Design PIEZO_reality_and_damedame, start of the top module:
module PIEZO_reality_and_damedame(RESETN,CLK_1MHZ,A,T,SONG );
For scale: about 220 flip-flops, ~5 I/O pins, ~12,000 um2 of cells after synthesis.
make LEC_CHECK=0 ABC_AREA=1 CAP_MARGIN=0 CORE_ASPECT_RATIO=0.63 CORE_MARGIN=3 CORE_UTILIZATION=19 CTS_CLUSTER_DIAMETER=27 CTS_CLUSTER_SIZE=52 GPL_ROUTABILITY_DRIVEN=0 HOLD_SLACK_MARGIN=0.19 MAX_ROUTING_LAYER=met4 PLACE_DENSITY_LB_ADDON=0.05 SLEW_MARGIN=5 finish   # period 3.59 ns
run.sh (not shown) runs the stock make flow with config.mk's settings and CLKGATE_MAP_FILE=.
The starting point ran to the end with no violations.
Rerun with:
- ABC_AREA: 1 -> default
- CAP_MARGIN: 0 -> 20
- CORE_ASPECT_RATIO: 0.63 -> default
- CORE_MARGIN: 3 -> 2
- CORE_UTILIZATION: 19 -> 40
- CTS_CLUSTER_DIAMETER: 27 -> default
- CTS_CLUSTER_SIZE: 52 -> default
- GPL_ROUTABILITY_DRIVEN: 0 -> default
- HOLD_SLACK_MARGIN: 0.19 -> default
- MAX_ROUTING_LAYER: met4 -> default
- PLACE_DENSITY_LB_ADDON: 0.05 -> default
- SLEW_MARGIN: 5 -> 20
- clock period: 3.59 -> 10.0 ns (I/O delays scaled with it)
After rerunning: Worst hold slack is better by 0.0094 ns. Non-clock buffer count drops by 16. Core utilization rose by 20 points.
Rerun with:
- CORE_UTILIZATION: 40 -> 72
- CTS_CLUSTER_DIAMETER: default -> 91
- CTS_CLUSTER_SIZE: default -> 24
- clock period: 10.0 -> 3.14 ns (I/O delays scaled with it)
Effect: Now the flow completed, yet does not pass: setup timing. Non-clock buffer count went up by 135. Area after synthesis is unchanged. Global-route usage came out higher by 17 points. Design area goes up by 7.6%. Power is higher by 150%. Utilization increases by 43 points. Wire length is higher by 44%. Via count is higher by 20%. Final cell count fell by 3.3%.
Rerun with:
- CAP_MARGIN: 20 -> 15
- PLACE_DENSITY_LB_ADDON: default -> 0.0
- SETUP_SLACK_MARGIN: default -> 0.41
Result: The changed run finished but failed the layout checks on setup timing; design area went up by 4.5%; global-route usage went up by 4.0 points; core utilization went up by 4.0 points; die area does not change; routed wire length went up by 24%.
Rerun with:
- CAP_MARGIN: 15 -> 20
- CORE_UTILIZATION: 72 -> 40
- CTS_CLUSTER_DIAMETER: 91 -> default
- CTS_CLUSTER_SIZE: 24 -> default
- PLACE_DENSITY_LB_ADDON: 0.0 -> default
- SETUP_SLACK_MARGIN: 0.41 -> default
- clock period: 3.14 -> 5.36 ns (I/O delays scaled with it)
Outcome:
- The new run completed without violations
- global-route usage decreases by 21 points
- count of clock-buffer cells in the layout rose by 16
- non-clock buffer count shrinks by 133
- routed wire length goes down by well over a third
- via count drops by a quarter to a third
- die size climbs by well over a third
- sequential cell count does not change
- final area is lower by roughly a tenth
- worst setup slack improves by 1.8 ns
- area after synthesis stays the same
- worst hold slack improves by 0.27 ns
Rerun with:
- CORE_UTILIZATION: 40 -> 72
- PLACE_DENSITY: default -> 0.67
- clock period: 5.36 -> 10.0 ns (I/O delays scaled with it)
Cell count came out lower by 10%.
Worst setup slack is better by 3.2 ns.
Wire length came out higher by 5.2%.
Total power came out lower by 50%.
Global-route usage came out higher by 14 points.
Clock skew came out higher by 0.014 ns.
Utilization came out higher by 35 points.
Clock-buffer cell count came out lower by 6.


Starting RTL as in the previous note.
==> flow/design.v (excerpt) <==
module PIEZO_reality_and_damedame(RESETN,CLK_1MHZ,A,T,SONG );
input RESETN,CLK_1MHZ,A,T;
output SONG;
reg SONG;
reg BUFF,BUFF2;
reg [10:0] freq,freq2;
reg [31:0] CNT_SOUND,CNT_SOUND2;
integer CLK_COUNT,CLK_COUNT2;
integer scale,scale2;
always @(*)
begin
if(A&&~T)
	SONG = BUFF;
else if(~A&&T)
	SONG = BUFF2;	
else 
	SONG =0;
end
always @( posedge CLK_1MHZ)
begin
	case(scale)
		-2: freq <= 0;
		-1: freq <= 0;
		0: freq <= 1012;	 
		1:	freq <= 1516;	  
		2:	freq <= 955;		  
		3: freq <= 1012;	  
		4: freq <= 1136;	  
		5: freq <= 1275;	  
		6: freq <= 1012;	  
		7: freq <= 0;	     
		8: freq <= 1607;	  
		9: freq <= 955;		  
		10: freq <= 1012;	  
		11: freq <= 1136;	  
		12: freq <= 1275;	  
		13: freq <= 1012;	  
		14: freq <= 675;	  
		15: freq <= 758;	  
		16: freq <= 1012;	  
		17: freq <= 0;	 	  
		18: freq <= 1516;	  
		19: freq <= 1351;	  
		20: freq <= 1275;	  
		21: freq <= 1012;	  
		22: freq <= 1136;	  
		23: freq <= 1204;	  
		24: freq <= 1136;	  
		25: freq <= 0;	  
		26: freq <= 1516;	  
		27: freq <= 758;	  
		28: freq <= 851;	  
		29: freq <= 902;	  
		30: freq <= 851;	  
		31: freq <= 0;	  
		32: freq <= 1275;	  
		33: freq <= 851;	  
		34: freq <= 955;	  
		35: freq <= 1012;	  
		36: freq <= 955;	  
		37: freq <= 1012;	  
		38: freq <= 1136;	  
		39: freq <= 0;	 	  
		40: freq <= 1012;	  
		41: freq <= 1516;	  
		42: freq <= 955;	  
		43: freq <= 1012;	  
		44: freq <= 1136;	  
		45: freq <= 1275;	  
		46: freq <= 1012;	  
		47: freq <= 0;	     
		48: freq <= 1607;	  
		49: freq <= 955;	 
		50: freq <= 1012;	  
		51: freq <= 1136;	  
		52: freq <= 1275;	  
		53: freq <= 1012;	  
		54: freq <= 675;	  
		55: freq <= 758;	  
		56: freq <= 1012;	  
		57: freq <= 0;	 	  
		58: freq <= 1516;	  
		59: freq <= 1351;	  
		60: freq <= 1275;	  
		61: freq <= 1012;	  
		62: freq <= 1136;	  
		63: freq <= 1204;	  
		64: freq <= 1136;	  
		65: freq <= 0;	  
		66: freq <= 1516;	  
		67: freq <= 758;	  
		68: freq <= 851;	  
		69: freq <= 902;	  
		70: freq <= 851;	  
		71: freq <= 0;	  
		72: freq <= 1275;	  
		73: freq <= 851;	  
		74: freq <= 955;	  
		75: freq <= 1012;	  
		76: freq <= 1136;	  
		77: freq <= 1275;	  
		78: freq <= 1275;	  
		79: freq <= 0;       
		default: freq <= 0;
	endcase
	case(scale2)
  ...
==> flow/config.mk <==
export PLATFORM = sky130hd
export DESIGN_NAME = PIEZO_reality_and_damedame
export DESIGN_NICKNAME = PIEZO_reality_and_damedame
export VERILOG_FILES = /design/flow/design.v
export SDC_FILE = /design/flow/constraint.sdc
export NUM_CORES = 4
export LEC_CHECK = 0
export ABC_AREA = 0
export CAP_MARGIN = 20
export CORE_ASPECT_RATIO = 0.7
export CORE_MARGIN = 3
export CORE_UTILIZATION = 19
export CTS_CLUSTER_DIAMETER = 27
export GPL_ROUTABILITY_DRIVEN = 0
export HOLD_SLACK_MARGIN = 0.19
export PLACE_DENSITY_LB_ADDON = 0.16
export SLEW_MARGIN = 5
==> flow/constraint.sdc <==
create_clock -name core_clock -period 3.59 [get_ports {CLK_1MHZ}]
set_input_delay 0.7180 -clock core_clock [delete_from_list [all_inputs] [get_ports {CLK_1MHZ}]]
set_output_delay 0.7180 -clock core_clock [all_outputs]
set_load 0.01 [all_outputs]
Next try:
- ABC_AREA: 0 -> not set
- CORE_ASPECT_RATIO: 0.7 -> not set
- CORE_MARGIN: 3 -> 2
- CORE_UTILIZATION: 19 -> 44
- CTS_CLUSTER_DIAMETER: 27 -> not set
- CTS_CLUSTER_SIZE: not set -> 93
- GPL_ROUTABILITY_DRIVEN: 0 -> not set
- HOLD_SLACK_MARGIN: 0.19 -> not set
- PLACE_DENSITY_LB_ADDON: 0.16 -> not set
- SLEW_MARGIN: 5 -> 20
- clock period: 3.59 -> 8.73 ns (I/O delays scaled with it)
The new run ran to the end with no violations.
Power came out lower by about 80%.
Worst hold slack gets better by 0.27 ns.
Setup slack is better by 3.4 ns.
Cell area falls by about 18%.
Wire length fell by 25%.
Synthesized area does not change.
Power and IR drop assume default switching activity.
